==> flow/design.v (excerpt) <==
module axi_stream_insert_header #(
    parameter DATA_WD = 32,
    parameter DATA_BYTE_WD = DATA_WD / 8,
    parameter BYTE_CNT_WD = $clog2(DATA_BYTE_WD)
) (
    input clk,
    input rst_n,
    input valid_in,
    input [DATA_WD-1 : 0] data_in,
    input [DATA_BYTE_WD-1 : 0] keep_in,
    input last_in,
    output ready_in,
    output valid_out,
    output [DATA_WD-1 : 0] data_out,
    output [DATA_BYTE_WD-1 : 0] keep_out,
    output last_out,
    input ready_out,
    input valid_insert,
    input [DATA_WD-1 : 0] header_insert,
    input [DATA_BYTE_WD-1 : 0] keep_insert,
    input [BYTE_CNT_WD : 0] byte_insert_cnt,
    output ready_insert
);
Size: roughly 1300 cells after synthesis, roughly 200 flip-flops, about 120 I/O pins, roughly 11000 sq um of cells after synthesis.
clock: 3.72 ns
lec_check: 0
cap_margin: 20
cell_pad_in_sites_detail_placement: 0
core_margin: 2
core_utilization: 72
cts_cluster_size: 75
gpl_routability_driven: 1
hold_slack_margin: -0.07
place_density: 0.35
setup_slack_margin: -0.06
slew_margin: 20
run.sh (not shown) runs the stock make flow with config.mk's settings and CLKGATE_MAP_FILE=.
The baseline finished with negative setup slack left.
==> next run, changes <==
Settings changed: CELL_PAD_IN_SITES_DETAIL_PLACEMENT 0 to default, CORE_UTILIZATION 72 to 40, CTS_CLUSTER_SIZE 75 to default, GPL_ROUTABILITY_DRIVEN 1 to default, HOLD_SLACK_MARGIN -0.07 to default, PLACE_DENSITY 0.35 to 0.6, SETUP_SLACK_MARGIN -0.06 to default.
Clock period 3.72 ns to 5.09 ns, I/O delays scaled along.
Result:
- The changed run went through all stages and came out clean
- combinational power falls by 40%
- worst setup slack gains 0.63 ns
- final cell count rises by 8.1%
- clock skew rises by 0.0074 ns
- routed wire length falls by 7.0%
- design area falls by 1.0%
- count of clock-buffer cells in the layout falls by 3
- clock power falls by 23%
- core utilization falls by 41 points
- register-to-register slack gains 1.5 ns
- hold slack gains 0.11 ns
==> next run, changes <==
Settings changed: CORE_UTILIZATION 40 to 72, PLACE_DENSITY 0.6 to default, SETUP_SLACK_MARGIN from default to -0.27.
Clock period 5.09 ns to 3.53 ns, I/O delays scaled along.
After rerunning: With this change the flow completed and failed the layout checks on negative setup slack. Sequential power increases by about 47%. Register-to-register slack loses 1.7 ns. Setup slack is worse by 0.79 ns. Die size is lower by 44%. Synthesized area does not change. Total power goes up by 62%. Global-route usage went up by 22 points. Design area goes up by 2.0%. Via count came out higher by 18%.
==> next run, changes <==
Settings changed: ABC_AREA from default to 1, CTS_CLUSTER_DIAMETER from default to 375, CTS_CLUSTER_SIZE from default to 40, PLACE_DENSITY from default to 0.76.
Clock period 3.53 ns to 2.83 ns, I/O delays scaled along.
The new run produced a layout that fails on negative setup slack.
Worst setup slack got worse by 0.31 ns.
Via count rose by about a fifth.
Hold slack got worse by 0.28 ns.
Non-clock buffer count fell by 4.
Global-route usage rose by 1.2 points.
Die area rose by a little under a tenth.
Total power rose by well over a third.

========
quartz:
The RTL this note starts from:
==> flow/design.v <==
module axi_stream_insert_header #(
    parameter DATA_WD = 32,
    parameter DATA_BYTE_WD = DATA_WD / 8,
    parameter BYTE_CNT_WD = $clog2(DATA_BYTE_WD)
) (
    input clk,
    input rst_n,
    input valid_in,
    input [DATA_WD-1 : 0] data_in,
    input [DATA_BYTE_WD-1 : 0] keep_in,
    input last_in,
    output ready_in,
    output valid_out,
    output [DATA_WD-1 : 0] data_out,
    output [DATA_BYTE_WD-1 : 0] keep_out,
    output last_out,
    input ready_out,
    input valid_insert,
    input [DATA_WD-1 : 0] header_insert,
    input [DATA_BYTE_WD-1 : 0] keep_insert,
    input [BYTE_CNT_WD : 0] byte_insert_cnt,
    output ready_insert
);
function [BYTE_CNT_WD:0]count_1;
    input [DATA_BYTE_WD-1:0] data_in;
    reg [BYTE_CNT_WD:0]cnt,n;
begin
    cnt=0;
    for (n=0;n<DATA_BYTE_WD; n=n+1) begin
        if(data_in[n])
            cnt = cnt+1'b1; 
            count_1 =cnt;
    end
end
endfunction
localparam IDEL = 4'b0001;
localparam HAEDER_INSERT = 4'b0010;
localparam WAIT = 4'b0100;
localparam IN_OUT = 4'b1000;
reg [3:0] current_state;
reg [3:0] next_state;
reg [BYTE_CNT_WD : 0] byte_insert_cnt_temp;
reg [DATA_BYTE_WD-1 : 0] keep_insert_temp;
reg [DATA_WD-1:0] mem [0:4];
reg [1:0] addr_in;
reg [1:0] addr_out;
reg[4:0] cnt_temp;
reg [DATA_BYTE_WD-1 : 0] keepin_last;
wire [BYTE_CNT_WD:0] keepin_last_count;
wire [4:0] out_cnt ;
reg [2*DATA_WD-1 : 0] data_out_reg;
reg [2*DATA_BYTE_WD-1 : 0] keep_out_reg;
reg last_out_reg;
reg [4:0]cnt_out_temp;
    assign keepin_last_count = count_1(keepin_last); 
    assign ready_in = (current_state == HAEDER_INSERT || current_state==IN_OUT)?1'b1:1'b0;
    assign ready_insert = (current_state == IDEL)?1'b1:1'b0;
    assign valid_out = (current_state == IN_OUT)?1'b1:1'b0;
    assign out_cnt = (keepin_last_count+byte_insert_cnt_temp>DATA_BYTE_WD)?cnt_temp+1'b1:cnt_temp; 
    always @(posedge clk or negedge rst_n) begin
        if(!rst_n)begin
            current_state <= IDEL;
        end else begin
            current_state <= next_state;
        end
    end
    always @(*) begin
        next_state = IDEL;
        case (current_state)
            IDEL:begin
                if(valid_insert && ready_insert) 
                    next_state = HAEDER_INSERT;
                else 
                    next_state = IDEL;     
            end
            HAEDER_INSERT:begin
                if(ready_out && addr_in == 2'd3) 
                    next_state = IN_OUT;
                else if(addr_in == 2'd3)
                    next_state = WAIT; 
                else
                    next_state = HAEDER_INSERT;     
            end
            WAIT:begin
                if(valid_in && ready_out) 
                    next_state = IN_OUT;
                else 
                    next_state = WAIT;     
            end
            IN_OUT:begin
                if(last_out) 
                    next_state = IDEL;
                else 
                    next_state = IN_OUT;     
            end
            default: next_state = IDEL;
        endcase    
    end
    always @(posedge clk or negedge rst_n) begin
        if(!rst_n)begin
            byte_insert_cnt_temp <= 'b0;
            keep_insert_temp <= 'b0;
        end else if(valid_insert && ready_insert) begin
            byte_insert_cnt_temp <= byte_insert_cnt; 
            keep_insert_temp <= keep_insert;
        end else begin
            byte_insert_cnt_temp <= byte_insert_cnt_temp;
            keep_insert_temp <= keep_insert_temp;
        end
    end
    integer k;
    always @(posedge clk or negedge rst_n) begin
        if(!rst_n)begin
            addr_in <= 2'd0;
            cnt_temp <= 5'b0;
            keepin_last <= 'b0; 
            for(k=0;k<=4;k=k+1) 
               mem[k] <= 32'b0;        
        end else if(valid_insert && ready_insert && addr_in==2'd0) begin 
            addr_in <= addr_in + 1'b1;
            mem[addr_in] <= header_insert;
            cnt_temp <= 5'b0;
            keepin_last <= 'b0;
        end else if (valid_in && ready_in && last_in) begin 
            addr_in <= addr_in + 1'b1;
            mem[addr_in] <= data_in;
            cnt_temp <= cnt_temp + 1'b1;
            keepin_last <= keep_in;
        end else if (valid_in && ready_in) begin 
            addr_in <= addr_in + 1'b1;
            mem[addr_in] <= data_in;
            cnt_temp <= cnt_temp + 1'b1;
            keepin_last <= keepin_last;
        end else begin
            addr_in <= addr_in;
            cnt_temp <= cnt_temp;
            keepin_last <= keepin_last;
        end
    end
    always @(posedge clk or negedge rst_n) begin
        if(!rst_n)begin
            data_out_reg <= 'b0;
            keep_out_reg <= 'b0;
            last_out_reg <= 1'b0;
            addr_out <= 'b0;
            cnt_out_temp <= 'b0;
        end else if((current_state==HAEDER_INSERT || current_state==WAIT) && next_state == IN_OUT) begin 
            data_out_reg <= {mem[addr_out],mem[addr_out+1]} << (DATA_BYTE_WD - byte_insert_cnt)*8;
            keep_out_reg <= {DATA_BYTE_WD{1'b1}};
            last_out_reg <= 1'b0;
            addr_out <= addr_out + 1'b1;
            cnt_out_temp <= cnt_out_temp+1'b1;
        end else if (valid_out && ready_out) begin
            data_out_reg <= {mem[addr_out],mem[addr_out+1]} << (DATA_BYTE_WD - byte_insert_cnt)*8; 
            addr_out <= addr_out + 1'b1;
            cnt_out_temp <= cnt_out_temp+1'b1;
            if (cnt_out_temp == out_cnt-1'b1) begin
            last_out_reg <= 1'b1;
            keep_out_reg <= {keep_insert_temp,keepin_last} << (DATA_BYTE_WD - byte_insert_cnt);            
            end else begin                                                                                                                                           
            last_out_reg <= 1'b0;
            keep_out_reg <= {DATA_BYTE_WD{1'b1}};               
            end
        end else begin
            data_out_reg <= data_out_reg;
            keep_out_reg <= keep_out_reg;
            last_out_reg <= 1'b0;
            addr_out <= 'b0;
            cnt_out_temp <= 'b0;
        end
    end
    assign data_out = data_out_reg[2*DATA_WD-1:DATA_WD];
    assign keep_out = (out_cnt == cnt_temp)?keep_out_reg[2*DATA_BYTE_WD-1:DATA_BYTE_WD]:keep_out_reg[DATA_BYTE_WD-1:0];
    assign last_out = last_out_reg;
endmodule
Settings: LEC_CHECK=0, CAP_MARGIN=5, CELL_PAD_IN_SITES_DETAIL_PLACEMENT=0, CORE_MARGIN=7, CORE_UTILIZATION=16, CTS_CLUSTER_SIZE=98, GPL_ROUTABILITY_DRIVEN=0, HOLD_SLACK_MARGIN=0.28, MAX_ROUTING_LAYER=met4, MIN_ROUTING_LAYER=met1, PLACE_DENSITY_LB_ADDON=0.02, SETUP_SLACK_MARGIN=1.72, SLEW_MARGIN=25; clock period 6.2 ns.
Edits applied to the flow inputs when going from quartz to zinc:
# quartz
export LEC_CHECK = 0
export CAP_MARGIN = 5
export CELL_PAD_IN_SITES_DETAIL_PLACEMENT = 0
export CORE_MARGIN = 7
export CORE_UTILIZATION = 16
export CTS_CLUSTER_SIZE = 98
export GPL_ROUTABILITY_DRIVEN = 0
export HOLD_SLACK_MARGIN = 0.28
export MAX_ROUTING_LAYER = met4
export MIN_ROUTING_LAYER = met1
export PLACE_DENSITY_LB_ADDON = 0.02
export SETUP_SLACK_MARGIN = 1.72
export SLEW_MARGIN = 25
create_clock -name core_clock -period 6.2 [get_ports {clk}]
# zinc
export LEC_CHECK = 0
export CAP_MARGIN = 5
export CELL_PAD_IN_SITES_DETAIL_PLACEMENT = 1
export CORE_MARGIN = 7
export CORE_UTILIZATION = 24
export CTS_CLUSTER_SIZE = 98
export GPL_ROUTABILITY_DRIVEN = 0
export HOLD_SLACK_MARGIN = 0.28
export MAX_ROUTING_LAYER = met4
export MIN_ROUTING_LAYER = met1
export PLACE_DENSITY_LB_ADDON = 0.02
export SETUP_SLACK_MARGIN = 1.72
export SLEW_MARGIN = 20
create_clock -name core_clock -period 6.2 [get_ports {clk}]
## What came out
zinc finished end to end and its layout was clean on timing, DRC and antenna. In the tables for zinc and quartz, number of vias per cell after detailed routing reads lower with quartz. Summary of zinc over quartz: power went down, total of fill cells in the finished design went down. Compared with quartz, internal power component in zinc increased slightly. Diff quartz -> zinc | wire length per cell | increase of 4.3%. quartz fits on a die that is larger than the die of zinc. In zinc, the row count came out 18 below the value in quartz. [compare] base=quartz new=zinc: maximum achievable frequency comparable; final cell count now smaller; number of ordinary and repair buffers in the finished layout now smaller. Note that the met1 routed wirelength after detailed routing recorded for zinc amounts to 0.854 times the value seen in quartz.
No activity file was given, so power comes from the tool's default toggle rates.
